## job 4091
Design fadd_sub, start of the top module:
module fadd_sub(
  input logic        clk_i,
  input logic [31:0] operand_a,
  input logic [31:0] operand_b,
  output logic[31:0] result_o
);
For scale: about 1400 cells after synthesis, ~66 flip-flops, ~10000 µm² of cells after synthesis.
export LEC_CHECK = 0
export ABC_AREA = 0
export CAP_MARGIN = 20
export CELL_PAD_IN_SITES_DETAIL_PLACEMENT = 2
export CORE_ASPECT_RATIO = 1.46
export CORE_MARGIN = 3
export CORE_UTILIZATION = 40
export CTS_CLUSTER_DIAMETER = 192
export CTS_CLUSTER_SIZE = 31
export GPL_TIMING_DRIVEN = 0
export HOLD_SLACK_MARGIN = -0.09
export MIN_ROUTING_LAYER = met1
export PLACE_DENSITY = 0.45
export SLEW_MARGIN = 20
create_clock -name core_clock -period 9.5 [get_ports {clk_i}]
run.sh (not shown) runs the stock make flow with config.mk's settings and CLKGATE_MAP_FILE=.
Job 4091 | ERROR | global routing (5_1_grt)
## Diff of input files: job 5007 against job 4091
Settings: CORE_MARGIN changed from 3 to 2; PLACE_DENSITY removed (was 0.45); ABC_AREA removed (was 0); GPL_TIMING_DRIVEN removed (was 0); CORE_ASPECT_RATIO removed (was 1.46); MIN_ROUTING_LAYER removed (was met1); CELL_PAD_IN_SITES_DETAIL_PLACEMENT removed (was 2); CTS_CLUSTER_DIAMETER removed (was 192); CORE_UTILIZATION changed from 40 to 11; HOLD_SLACK_MARGIN removed (was -0.09); CTS_CLUSTER_SIZE removed (was 31); the clock period (ns, I/O delays scaled along) changed from 9.5 to 12.8.
### Flow results
Job 5007 completed end to end with timing, DRC and antenna clean. The lower floorplan-stage core utilization came out of job 5007. Lower placed instance count among job 5007 and job 4091: job 4091. Compared with job 4091, job 5007 shows final estimated routing congestion in global placement that has gone up by a few percent. In the reports for job 5007 and job 4091, the larger worst slack after detailed placement belongs to job 5007. Post-CTS setup-driven buffer insertion count on job 5007 is down relative to job 4091. Taking job 4091 as the reference, in job 5007 number of buffers inserted during clock tree synthesis was more or less identical; total of flip-flops plus latches after synthesis was more or less identical.

* * *

## build 86
Starting RTL as in the previous note.
make LEC_CHECK=0 CAP_MARGIN=15 CORE_MARGIN=2 CORE_UTILIZATION=72 CTS_CLUSTER_DIAMETER=45 CTS_CLUSTER_SIZE=33 MAX_ROUTING_LAYER=met5 SETUP_SLACK_MARGIN=-0.12 SLEW_MARGIN=35 TNS_END_PERCENT=5 finish   # period 9.84 ns
Build 86 did not finish; the tool stopped in global routing with error GRT-0232.
Modified inputs, build 23 compared to build 86
- changing CORE_UTILIZATION from 72 to 40
- removing MAX_ROUTING_LAYER (formerly met5)
- removing CTS_CLUSTER_DIAMETER (formerly 45)
- changing SLEW_MARGIN from 35 to 20
- removing CTS_CLUSTER_SIZE (formerly 33)
- removing TNS_END_PERCENT (formerly 5)
- changing CAP_MARGIN from 15 to 20
- removing SETUP_SLACK_MARGIN (formerly -0.12)
- changing the clock period (ns, I/O delays scaled along) from 9.84 to 11.7
Notes after the runs:
Build 23 closes out successfully: all stages finished, all timing, DRC and antenna checks passed.
Re synthesized area: no difference whatsoever between build 23 and build 86.
Against build 86, build 23 reports a routability congestion estimate from global placement that is lower.
In build 23 relative to build 86, placed instance area had gone down by a few percent.
Cell total in the yosys stat output: build 23 vs build 86 identical
Build 23: minimum setup slack after placement is 980 ps higher than what build 86 reported.
Going from build 86 to build 23, count of flip-flops with a built-in enable after synthesis held steady, total die size grew by 77%.
For build 61, these inputs were changed with respect to build 23:
- putting ABC_AREA at 1 where nothing was set
- swapping 2 for 3 in CORE_MARGIN
- putting MIN_ROUTING_LAYER at met2 where nothing was set
- swapping 11.7 for 12.0 in the clock period (ns, I/O delays scaled along)
Findings:
Build 23 completed end to end with timing, DRC and antenna clean.
Looking at the reports, build 61 completed the entire flow and the layout it produced met the timing, DRC and antenna checks.
Build 61 ended up with result_o[22] as its capturing instance or port of the critical path; build 23 ended up with result_o[2].
For the standby leakage power, build 61 came in about 23% higher than build 23 did.
Taking build 23 as the reference, in build 61 critical path depth moved up; post-synthesis instance total higher.
For build 4, these inputs were changed with respect to build 61:
- CTS_CLUSTER_DIAMETER newly set to 187
- CORE_UTILIZATION changed from 40 to 36
- CORE_MARGIN changed from 3 to 7
- TNS_END_PERCENT newly set to 100
- CTS_CLUSTER_SIZE newly set to 100
- MIN_ROUTING_LAYER removed (was met2)
--- outcome ---
Comparing build 61 with build 4, the sequential share of layout area came out essentially unchanged. Diff build 61 -> build 4: logic depth of the worst path, buffers included has increased; sequential power has remained practically unchanged; layout-stage area growth over the synthesis result has remained practically unchanged; post-layout utilization of the core has decreased. Minimum setup slack in the final design, build 61 and build 4: larger value in build 4. Comparing build 61 and build 4, the higher wire length of the first global-routing pass is on build 61. Layer with the highest usage: met3 -> build 61, met2 -> build 4. result_o[9] as the destination of the critical timing path was reported by build 4, and result_o[22] by build 61. Build 4 against build 61; largest fanout on the critical path is up by more than 100%.
What build 97 does differently from build 4 at the input level:
- SETUP_SLACK_MARGIN now -0.99, previously not set
- ABC_AREA no longer set, was 1
- CORE_UTILIZATION now 65, was 36
- TNS_END_PERCENT now 15, was 100
## What came out
Across build 4 and build 97, a clean result was obtained everywhere but in build 97.
Every stage of build 97 finished as expected; the final checks, on the other hand, flagged setup timing, which means the layout fails.
Measured against each other, build 4 and build 97 differ in first-iteration DRC count, the higher figure coming from build 4.
Build 97 against build 4: share of total power in the clock network shows an increase of 1.7 points; final cell count shows a reduction of 691.

* * *

P:
fadd_sub again, from the RTL that the note above started with.
==> flow/config.mk <==
export PLATFORM = sky130hd
export DESIGN_NAME = fadd_sub
export DESIGN_NICKNAME = fadd_sub
export VERILOG_FILES = /design/flow/design.v
export SDC_FILE = /design/flow/constraint.sdc
export NUM_CORES = 4
export LEC_CHECK = 0
export CAP_MARGIN = 15
export CORE_MARGIN = 2
export CORE_UTILIZATION = 72
export CTS_CLUSTER_DIAMETER = 381
export CTS_CLUSTER_SIZE = 36
export MAX_ROUTING_LAYER = met5
export PLACE_DENSITY_LB_ADDON = 0.01
export SETUP_SLACK_MARGIN = 2.54
export SLEW_MARGIN = 35
export TNS_END_PERCENT = 95
==> flow/constraint.sdc <==
create_clock -name core_clock -period 9.66 [get_ports {clk_i}]
set_input_delay 1.9320 -clock core_clock [delete_from_list [all_inputs] [get_ports {clk_i}]]
set_output_delay 1.9320 -clock core_clock [all_outputs]
set_load 0.01 [all_outputs]
Status: P FAILED at global routing (tool error)
## Diff of input files: Q against P
Settings: a deleted SETUP_SLACK_MARGIN that had been 2.54; a deleted CTS_CLUSTER_DIAMETER that had been 381; a deleted TNS_END_PERCENT that had been 95; a deleted PLACE_DENSITY_LB_ADDON that had been 0.01; a deleted MAX_ROUTING_LAYER that had been met5; a change of CORE_UTILIZATION from 72 to 46; a deleted CTS_CLUSTER_SIZE that had been 36; a change of SLEW_MARGIN from 35 to 20; a change of CAP_MARGIN from 15 to 20; a change of the clock period (ns, I/O delays scaled along) from 9.66 to 11.7.
==> results <==
Looking at the reports, Q completed the entire flow and the layout it produced met the timing, DRC and antenna checks.
Delta (Q minus P): core area shows an increase of 8400 µm², number of resized instances in the post-cts repair step shows a reduction of 195.
Looking at buffer count from post-CTS setup fixing across P and Q, the one that comes out higher is P.
Input-level comparison between R and Q:
Settings: setting CELL_PAD_IN_SITES_GLOBAL_PLACEMENT to 0 for the first time; setting MAX_ROUTING_LAYER to met4 for the first time; changing CORE_UTILIZATION from 46 to 43; changing the clock period (ns, I/O delays scaled along) from 11.7 to 12.0.
## What came out
NOTE: share of final layout cell area taken by non-clock buffers in R falls short of that of Q
Comparing R and Q, the lower fraction of power consumed by combinational cells was measured on R.
Q → R: first-pass GRT wire length went up 1.6 mm; fraction of met2 tracks used by global routing went down 3.8 points; number of placed cells counting well taps went up 25.
R ended up with a higher routed wire length than Q did.
diff inputs: R => S
Settings: CORE_UTILIZATION now 23, was 43; MAX_ROUTING_LAYER no longer set, was met4; CELL_PAD_IN_SITES_GLOBAL_PLACEMENT no longer set, was 0; the clock period (ns, I/O delays scaled along) now 18.6, was 12.0.
==> results <==
- S: no failed stages, no open violations at the end
- Changes observed in S relative to R: chip area rose 22,000 µm², share of the clock period used by the worst path fell 22 points, final setup slack of the worst path rose 4370 ps, maximum number of pins on one net before global-route repair rose 12, initial standard-cell utilization of the core fell 21 points.
- Summary: with R as the reference, sequential power in S moved down by more than a quarter.
- On switching part of the total: S sits above R.
- Against R, wire length after detailed routing in S rose by a few percent.
- S: area added between synthesis and finish 1.1 points above R
[inputs] T vs S
Settings: SETUP_SLACK_MARGIN: unset -> -0.13; CORE_UTILIZATION: 23 -> 65; the clock period (ns, I/O delays scaled along): 18.6 -> 10.1.
### Flow results
Comparing T and S, the one run not ending clean was T.
Post-route cell area | T above S
Summary of T over S: clock power share lower; final worst-path cycle share higher; first-pass iteration count of the detailed router higher.
Count of inverters not on the clock network in the layout came out exactly the same in T and S.
The global-route track usage on met3 reported for T is greater than that of S by 8.0 points.
Compared with S, T shows a setup slack after layout that is 4850 ps lower.
Power and IR drop assume default switching activity.
